==> trial 56 <==
==> flow/design.v (excerpt) <==
module single_cycle_mips_32(clk, rst, imem_addr, imem_rdata, dmem_addr,
	dmem_wdata, dmem_we, dmem_rdata);
	input clk;
	input rst;
	output [31:0] imem_addr;
	input [31:0] imem_rdata;
	output [31:0] dmem_addr;
	output [31:0] dmem_wdata;
	output dmem_we;
	input [31:0] dmem_rdata;
	localparam R_TYPE 		= 6'b000000;
	localparam LOAD_WORD 	= 6'b100011;
	localparam STORE_WORD 	= 6'b101011;
	localparam BRANCH_EQ	= 6'b000100;
	localparam JUMP 		= 6'b000010;
	reg RegDst;
	reg Branch;
	reg MemRead;
	reg MemToReg;
	reg [1:0] AluOP;
	reg MemWrite;
	reg ALUSrc;
	reg RegWrite;
	reg Jump;
	wire [31:0] instruction;
	always @(*) begin
		case(instruction[31:26])
			R_TYPE 	: begin
				RegDst <= 1'b1;
				ALUSrc <= 1'b0;
				MemToReg <= 1'b0;
				RegWrite <= 1'b1;
				MemRead <= 1'b0;
				MemWrite <= 1'b0;
				Branch <= 1'b0;
				AluOP <= 2'b10;
				Jump <= 1'b0;
			end
			LOAD_WORD 	: begin
				RegDst <= 1'b0;
				ALUSrc <= 1'b1;
				MemToReg <= 1'b1;
				RegWrite <= 1'b1;
				MemRead <= 1'b1;
				MemWrite <= 1'b0;
				Branch <= 1'b0;
				AluOP <= 2'b00;
				Jump <= 1'b0;
			end
			STORE_WORD 	: begin
				RegDst <= 1'b0;
				ALUSrc <= 1'b1;
				MemToReg <= 1'b0;
				RegWrite <= 1'b0;
				MemRead <= 1'b0;
				MemWrite <= 1'b1; 
				Branch <= 1'b0;
				AluOP <= 2'b00;
				Jump <= 1'b0;
			end
			BRANCH_EQ 	: begin
  ...
export LEC_CHECK = 0
export CAP_MARGIN = 20
export CORE_MARGIN = 2
export CORE_UTILIZATION = 68
export CTS_CLUSTER_DIAMETER = 367
export CTS_CLUSTER_SIZE = 100
export PLACE_DENSITY = 0.38
export SLEW_MARGIN = 20
export TNS_END_PERCENT = 10
create_clock -name core_clock -period 6.44 [get_ports {clk}]
run.sh (not shown) runs the stock make flow with config.mk's settings and CLKGATE_MAP_FILE=.
==> build 76: changes against trial 56 <==
- CORE_UTILIZATION: 68 -> 28
- CTS_CLUSTER_DIAMETER: 367 -> not set
- CTS_CLUSTER_SIZE: 100 -> not set
- PLACE_DENSITY: 0.38 -> not set
- TNS_END_PERCENT: 10 -> not set
==> flow/constraint.sdc (replaced) <==
create_clock -name core_clock -period 13.3 [get_ports {clk}]
set_input_delay 2.6600 -clock core_clock [delete_from_list [all_inputs] [get_ports {clk}]]
set_output_delay 2.6600 -clock core_clock [all_outputs]
set_load 0.01 [all_outputs]
==> trial 74: changes against trial 56 <==
- CORE_UTILIZATION: 68 -> 58
- CTS_CLUSTER_DIAMETER: 367 -> not set
- CTS_CLUSTER_SIZE: 100 -> 46
- PLACE_DENSITY: 0.38 -> not set
- PLACE_DENSITY_LB_ADDON: not set -> 0.1
- SETUP_SLACK_MARGIN: not set -> 1.82
- TNS_END_PERCENT: 10 -> not set
==> flow/constraint.sdc (replaced) <==
create_clock -name core_clock -period 6.32 [get_ports {clk}]
set_input_delay 1.2640 -clock core_clock [delete_from_list [all_inputs] [get_ports {clk}]]
set_output_delay 1.2640 -clock core_clock [all_outputs]
set_load 0.01 [all_outputs]
==> trial 85: changes against trial 56 <==
- CORE_UTILIZATION: 68 -> 65
- CTS_CLUSTER_DIAMETER: 367 -> not set
- CTS_CLUSTER_SIZE: 100 -> 44
- PLACE_DENSITY: 0.38 -> not set
- SETUP_SLACK_MARGIN: not set -> 1.77
- TNS_END_PERCENT: 10 -> not set
==> flow/constraint.sdc (replaced) <==
create_clock -name core_clock -period 6.32 [get_ports {clk}]
set_input_delay 1.2640 -clock core_clock [delete_from_list [all_inputs] [get_ports {clk}]]
set_output_delay 1.2640 -clock core_clock [all_outputs]
set_load 0.01 [all_outputs]
==> qor summary <==
item	trial 85	trial 74	build 76	trial 56
Outcome	aborted with a tool error	failed layout checks	timing/DRC/antenna clean	aborted with a tool error
Last stage reached	5_1_grt	-	-	5_1_grt
Layout check failures	-	negative setup slack	-	-
Wire length per cell after detailed routing	-	34.7 um	28.7 um	-
Flop-to-flop setup slack	-	-0.45 ns	5.14 ns	-
Vias after detailed routing	-	42100	36800	-
ClkCell Share	-	4.65%	5.19%	-
Number of endpoints failing setup at the final stage	-	58	0	-
Path length in cells of the critical path	-	26	16	-
Number of buffers and inverters on the critical path	-	10	3	-
DPL Wire Length	130 mm	125 mm	120 mm	147 mm
DRC violations left	-	0	0	-
Comb gate area	-	25200 um^2	23600 um^2	-
Crit path DRT	-	5.06 ns	10.64 ns	-
Worst max-slew margin expressed relative to the limit	-	31.4%	25.1%	-
Core Util, Final	-	75.4%	32.5%	-
Sequential power	-	8.41 mW	4.00 mW	-
Placement Cell Area	64600 um^2	64700 um^2	60700 um^2	64500 um^2
Static leakage	-	25.8 nW	21.2 nW	-
Internal power	-	14.9 mW	6.42 mW	-
Worst EP arrival	-	6.29 ns	9.60 ns	-
Deepest level of the CTS H-tree	3	3	3	1
Maximum single-stage delay on the critical path	-	0.52 ns	0.97 ns	-
Antenna violation net count after detailed routing	-	0	0	-
Placeable Area	84000 um^2	94700 um^2	197000 um^2	80500 um^2
Signal buffers share of area	-	14.5%	4.35%	-
Top cell category	-	flip-flops and latches	flip-flops and latches	-
Die Height	296 um	313 um	448 um	289 um
Depth of the worst register-to-register path	-	26	22	-

---

==> inputs of trial 73 <==
==> flow/design.v <==
`timescale 1 ns / 100 ps
module sign_ext_16_32(d, q);
	input [15:0] d;
	output [31:0] q;
	assign q = { {16{d[15]}}, d};
endmodule
`timescale 1ns/1ps
module alu(alucont, rd1, rd2, res, zero);
	input [3:0] alucont;
	input [31:0] rd1;
	input [31:0] rd2;
	output reg [31:0] res;
	output wire zero;
	localparam AND 	= 4'b0000;
	localparam OR 	= 4'b0001;
	localparam ADD 	= 4'b0010;
	localparam SUB 	= 4'b0110;
	localparam SLT 	= 4'b0111;
	localparam NOR 	= 4'b1100;
	always @(*) begin
		case(alucont)
			AND		: begin
				res = rd1 & rd2;
			end
			OR 		: begin
				res = rd1 | rd2;
			end
			ADD 	: begin
				res = rd1 + rd2;
			end
			SUB 	: begin
				res = rd1 - rd2;
			end
			SLT 	: begin
				res = (rd1 < rd2) ? 1 : 0;
			end
			NOR 	: begin
				res = ~(rd1 | rd2);
			end
			default	: begin
				res = 32'b0;
			end
		endcase
	end
	assign zero = ~(|res);
endmodule
`timescale 1ns/1ns
module register_file(clk, ra1, ra2, wa, wd, rd1, rd2, regwrite);
	input clk;
	input [4:0] ra1;
	input [4:0] ra2;
	input [4:0] wa;
	input [31:0] wd;
	output reg [31:0] rd1;
	output reg [31:0] rd2;
	input regwrite;
	reg [31:0] memory [1:31];
	always @(*) begin
		rd1 = (ra1 == 5'd0) ? 32'b0 : memory[ra1];
		rd2 = (ra2 == 5'd0) ? 32'b0 : memory[ra2];
	end
	always @(posedge clk) begin
		if(regwrite && (wa != 5'd0))
			memory[wa] <= wd;	
	end
endmodule
`timescale 1ns/1ns
module single_cycle_mips_32(clk, rst, imem_addr, imem_rdata, dmem_addr,
	dmem_wdata, dmem_we, dmem_rdata);
	input clk;
	input rst;
	output [31:0] imem_addr;
	input [31:0] imem_rdata;
	output [31:0] dmem_addr;
	output [31:0] dmem_wdata;
	output dmem_we;
	input [31:0] dmem_rdata;
	localparam R_TYPE 		= 6'b000000;
	localparam LOAD_WORD 	= 6'b100011;
	localparam STORE_WORD 	= 6'b101011;
	localparam BRANCH_EQ	= 6'b000100;
	localparam JUMP 		= 6'b000010;
	reg RegDst;
	reg Branch;
	reg MemRead;
	reg MemToReg;
	reg [1:0] AluOP;
	reg MemWrite;
	reg ALUSrc;
	reg RegWrite;
	reg Jump;
	wire [31:0] instruction;
	always @(*) begin
		case(instruction[31:26])
			R_TYPE 	: begin
				RegDst <= 1'b1;
				ALUSrc <= 1'b0;
				MemToReg <= 1'b0;
				RegWrite <= 1'b1;
				MemRead <= 1'b0;
				MemWrite <= 1'b0;
				Branch <= 1'b0;
				AluOP <= 2'b10;
				Jump <= 1'b0;
			end
			LOAD_WORD 	: begin
				RegDst <= 1'b0;
				ALUSrc <= 1'b1;
				MemToReg <= 1'b1;
				RegWrite <= 1'b1;
				MemRead <= 1'b1;
				MemWrite <= 1'b0;
				Branch <= 1'b0;
				AluOP <= 2'b00;
				Jump <= 1'b0;
			end
			STORE_WORD 	: begin
				RegDst <= 1'b0;
				ALUSrc <= 1'b1;
				MemToReg <= 1'b0;
				RegWrite <= 1'b0;
				MemRead <= 1'b0;
				MemWrite <= 1'b1; 
				Branch <= 1'b0;
				AluOP <= 2'b00;
				Jump <= 1'b0;
			end
			BRANCH_EQ 	: begin
				RegDst <= 1'b0;
				ALUSrc <= 1'b0;
				MemToReg <= 1'b0;
				RegWrite <= 1'b0;
				MemRead <= 1'b0;
				MemWrite <= 1'b0;
				Branch = 1'b1;
				AluOP <= 2'b01;
				Jump <= 1'b0;
			end
			JUMP 	: begin
				RegDst <= 1'b0;
				ALUSrc <= 1'b0;
				MemToReg <= 1'b0;
				RegWrite <= 1'b0;
				MemRead <= 1'b0;
				MemWrite <= 1'b0;
				Branch = 1'b0;
				AluOP <= 2'b00;
				Jump <= 1'b1;
			end
			default begin
				RegDst <= 1'b0;
				ALUSrc <= 1'b0;
				MemToReg <= 1'b0;
				RegWrite <= 1'b0;
				MemRead <= 1'b0;
				MemWrite <= 1'b0;
				Branch = 1'b0;
				AluOP <= 2'b00;
				Jump <= 1'b0;
			end
		endcase
	end
	wire [31:0] next_instruction;
	reg [31:0] program_counter;
	always @(posedge clk or posedge rst) begin
		if (rst) begin
			program_counter <= 32'b0;
		end
		else begin
			program_counter <= next_instruction;	
		end
	end
	wire [31:0] program_counter_plus_4;
	assign program_counter_plus_4 = program_counter + 4;
	assign imem_addr = program_counter;
	assign instruction = imem_rdata;
	wire [4:0] write_address;
	assign write_address = RegDst ? instruction[15:11] : instruction[20:16];
	wire [31:0] write_data;
	wire [31:0] read_data_1;
	wire [31:0] read_data_2;
	register_file reg_file(
		.clk(clk),
		.ra1(instruction[25:21]),
		.ra2(instruction[20:16]),
		.wa(write_address),
		.wd(write_data),
		.rd1(read_data_1),
		.rd2(read_data_2),
		.regwrite(RegWrite)
		);
	wire [31:0] sign_extended_immediate_16;
	sign_ext_16_32 sign_ext(
		.d(instruction[15:0]),
		.q(sign_extended_immediate_16)
		);
	reg [3:0] alu_control;
	localparam AND 	= 4'b0000;
	localparam OR 	= 4'b0001;
	localparam ADD 	= 4'b0010;
	localparam SUB 	= 4'b0110;
	localparam SLT 	= 4'b0111;
	localparam NOR 	= 4'b1100;
	wire [5:0] funct_control;
	assign funct_control = instruction[5:0];
	always @(*) begin
		if (~AluOP[1] && ~AluOP[0]) begin
			alu_control <= ADD;
		end
		else if (AluOP[0]) begin
			alu_control <= SUB;
		end
		else if(AluOP[1]) begin
			if(funct_control[3:0] == 4'b0000)
				alu_control <= ADD;
			else if(funct_control[3:0] == 4'b0010)
				alu_control <= SUB;
			else if(funct_control[3:0] == 4'b0100)
				alu_control <= AND;
			else if(funct_control[3:0] == 4'b0101)
				alu_control <= OR;
			else if(funct_control[3:0] == 4'b1010)
				alu_control <= SLT;
			else if(funct_control[3:0] == 4'b0111)
				alu_control <= NOR;
			else
				alu_control <= 4'b0000;
		end
		else
			alu_control <= 4'b0000;
	end
	wire [31:0] alu_input_1;
	wire [31:0] alu_input_2;
	wire [31:0] alu_result;
	wire alu_zero;
	assign alu_input_1 = read_data_1;
	assign alu_input_2 = ALUSrc ? sign_extended_immediate_16 : read_data_2;
	alu alu(
		.alucont(alu_control),
		.rd1(alu_input_1),
		.rd2(alu_input_2),
		.res(alu_result),
		.zero(alu_zero)
		);
	wire [31:0] address_calc;
	wire [31:0] immediate_shift_left_2;
	wire PCSrc;
	wire [31:0] pre_jump_inst;
	wire [31:0] jump_address;
	assign jump_address = {program_counter_plus_4[31:28], instruction[25:0], 2'b0};
	assign PCSrc = Branch & alu_zero;
	assign immediate_shift_left_2 = {sign_extended_immediate_16[29:0], 2'b0};
	assign address_calc = program_counter_plus_4 + immediate_shift_left_2;
	assign pre_jump_inst = PCSrc ? address_calc : program_counter_plus_4;
	assign next_instruction = Jump ? jump_address : pre_jump_inst;
	wire [31:0] data_mem_data;
	assign dmem_addr = alu_result;
	assign dmem_wdata = read_data_2;
	assign dmem_we = MemWrite;
	assign data_mem_data = dmem_rdata;
	assign write_data = MemToReg ? data_mem_data : alu_result;
endmodule
==> flow/run.sh <==
#!/bin/bash
# the make line also repeats each setting of config.mk as NAME=value (left out here)
make -C /OpenROAD-flow-scripts/flow DESIGN_CONFIG=/design/flow/config.mk WORK_HOME=/design/flow/orfs CLKGATE_MAP_FILE= finish
==> flow/config.mk <==
export PLATFORM = sky130hd
export DESIGN_NAME = single_cycle_mips_32
export DESIGN_NICKNAME = single_cycle_mips_32
export VERILOG_FILES = /design/flow/design.v
export SDC_FILE = /design/flow/constraint.sdc
export NUM_CORES = 4
export LEC_CHECK = 0
export CAP_MARGIN = 20
export CORE_MARGIN = 7
export CORE_UTILIZATION = 40
export HOLD_SLACK_MARGIN = 0.05
export SLEW_MARGIN = 10
export TNS_END_PERCENT = 85
==> flow/constraint.sdc <==
create_clock -name core_clock -period 11.4 [get_ports {clk}]
set_input_delay 2.2800 -clock core_clock [delete_from_list [all_inputs] [get_ports {clk}]]
set_output_delay 2.2800 -clock core_clock [all_outputs]
set_load 0.01 [all_outputs]
==> build 8: changes against trial 73 <==
- CORE_MARGIN: 7 -> 2
- CORE_UTILIZATION: 40 -> 65
- CTS_CLUSTER_SIZE: unset -> 52
- HOLD_SLACK_MARGIN: 0.05 -> unset
- PLACE_DENSITY_LB_ADDON: unset -> 0.0
- SLEW_MARGIN: 10 -> 20
- TNS_END_PERCENT: 85 -> unset
==> flow/constraint.sdc (replaced) <==
create_clock -name core_clock -period 6.33 [get_ports {clk}]
set_input_delay 1.2660 -clock core_clock [delete_from_list [all_inputs] [get_ports {clk}]]
set_output_delay 1.2660 -clock core_clock [all_outputs]
set_load 0.01 [all_outputs]
==> trial 12: changes against trial 73 <==
- ABC_AREA: unset -> 0
- CAP_MARGIN: 20 -> 0
- CORE_ASPECT_RATIO: unset -> 0.66
- CORE_MARGIN: 7 -> 10
- CORE_UTILIZATION: 40 -> 60
- CTS_CLUSTER_DIAMETER: unset -> 52
- GPL_ROUTABILITY_DRIVEN: unset -> 0
- HOLD_SLACK_MARGIN: 0.05 -> unset
- PLACE_DENSITY: unset -> 0.78
- SETUP_SLACK_MARGIN: unset -> 0.29
- SLEW_MARGIN: 10 -> 20
- TNS_END_PERCENT: 85 -> 65
==> flow/constraint.sdc (replaced) <==
create_clock -name core_clock -period 11.8 [get_ports {clk}]
set_input_delay 2.3600 -clock core_clock [delete_from_list [all_inputs] [get_ports {clk}]]
set_output_delay 2.3600 -clock core_clock [all_outputs]
set_load 0.01 [all_outputs]
==> trial 66: changes against trial 73 <==
- CORE_MARGIN: 7 -> 2
- CORE_UTILIZATION: 40 -> 72
- CTS_CLUSTER_DIAMETER: unset -> 242
- HOLD_SLACK_MARGIN: 0.05 -> unset
- SETUP_SLACK_MARGIN: unset -> -0.14
- SLEW_MARGIN: 10 -> 20
- TNS_END_PERCENT: 85 -> unset
==> flow/constraint.sdc (replaced) <==
create_clock -name core_clock -period 3.44 [get_ports {clk}]
set_input_delay 0.6880 -clock core_clock [delete_from_list [all_inputs] [get_ports {clk}]]
set_output_delay 0.6880 -clock core_clock [all_outputs]
set_load 0.01 [all_outputs]
==> results <==
quantity                                                                                        trial 73        trial 66                          trial 12         build 8
Run status                                                                      timing/DRC/antenna clean  did not finish          timing/DRC/antenna clean  did not finish
Failing step                                                                                           -         5_1_grt                                 -         5_1_grt
Buffering overhead                                                                                 5.06%               -                             4.30%               -
Net count reported at finish                                                                        4052               -                              3989               -
Internal power of the cells                                                                      7460 uW               -                           7010 uW               -
Cell type of the slowest stage on the worst timing path                                  clkdlybuf4s50_1               -                         a2111oi_0               -
Worst setup slack for register-to-register paths                                                 3.45 ns               -                           3.72 ns               -
Beginning of the worst register-to-register path                        reg_file.memory[31][0]$_DFFE_PP_               -  reg_file.memory[30][0]$_DFFE_PP_               -
Worst slew margin                                                                                  18.6%               -                             12.6%               -
Worst-skew pair later-pin latency                                                                0.73 ns               -                           0.71 ns               -
Pwr Total                                                                                       10700 uW               -                          10000 uW               -
First-iteration detailed-routing DRC count                                                          4752               -                              7185               -
Final period util                                                                                  95.9%               -                             94.7%               -
Main power-consuming group                                                              sequential cells               -                  sequential cells               -
Cell class with the largest area share                                            flip-flops and latches               -            flip-flops and latches               -
Crit path launch type                                                                         input port               -                        input port               -
Clock-pin slew of the registers on the worst-case setup and hold paths                           0.05 ns               -                           0.06 ns               -
Required time of the worst setup path                                                            9.12 ns               -                           9.44 ns               -
Power is estimated from default activity; no workload was simulated.
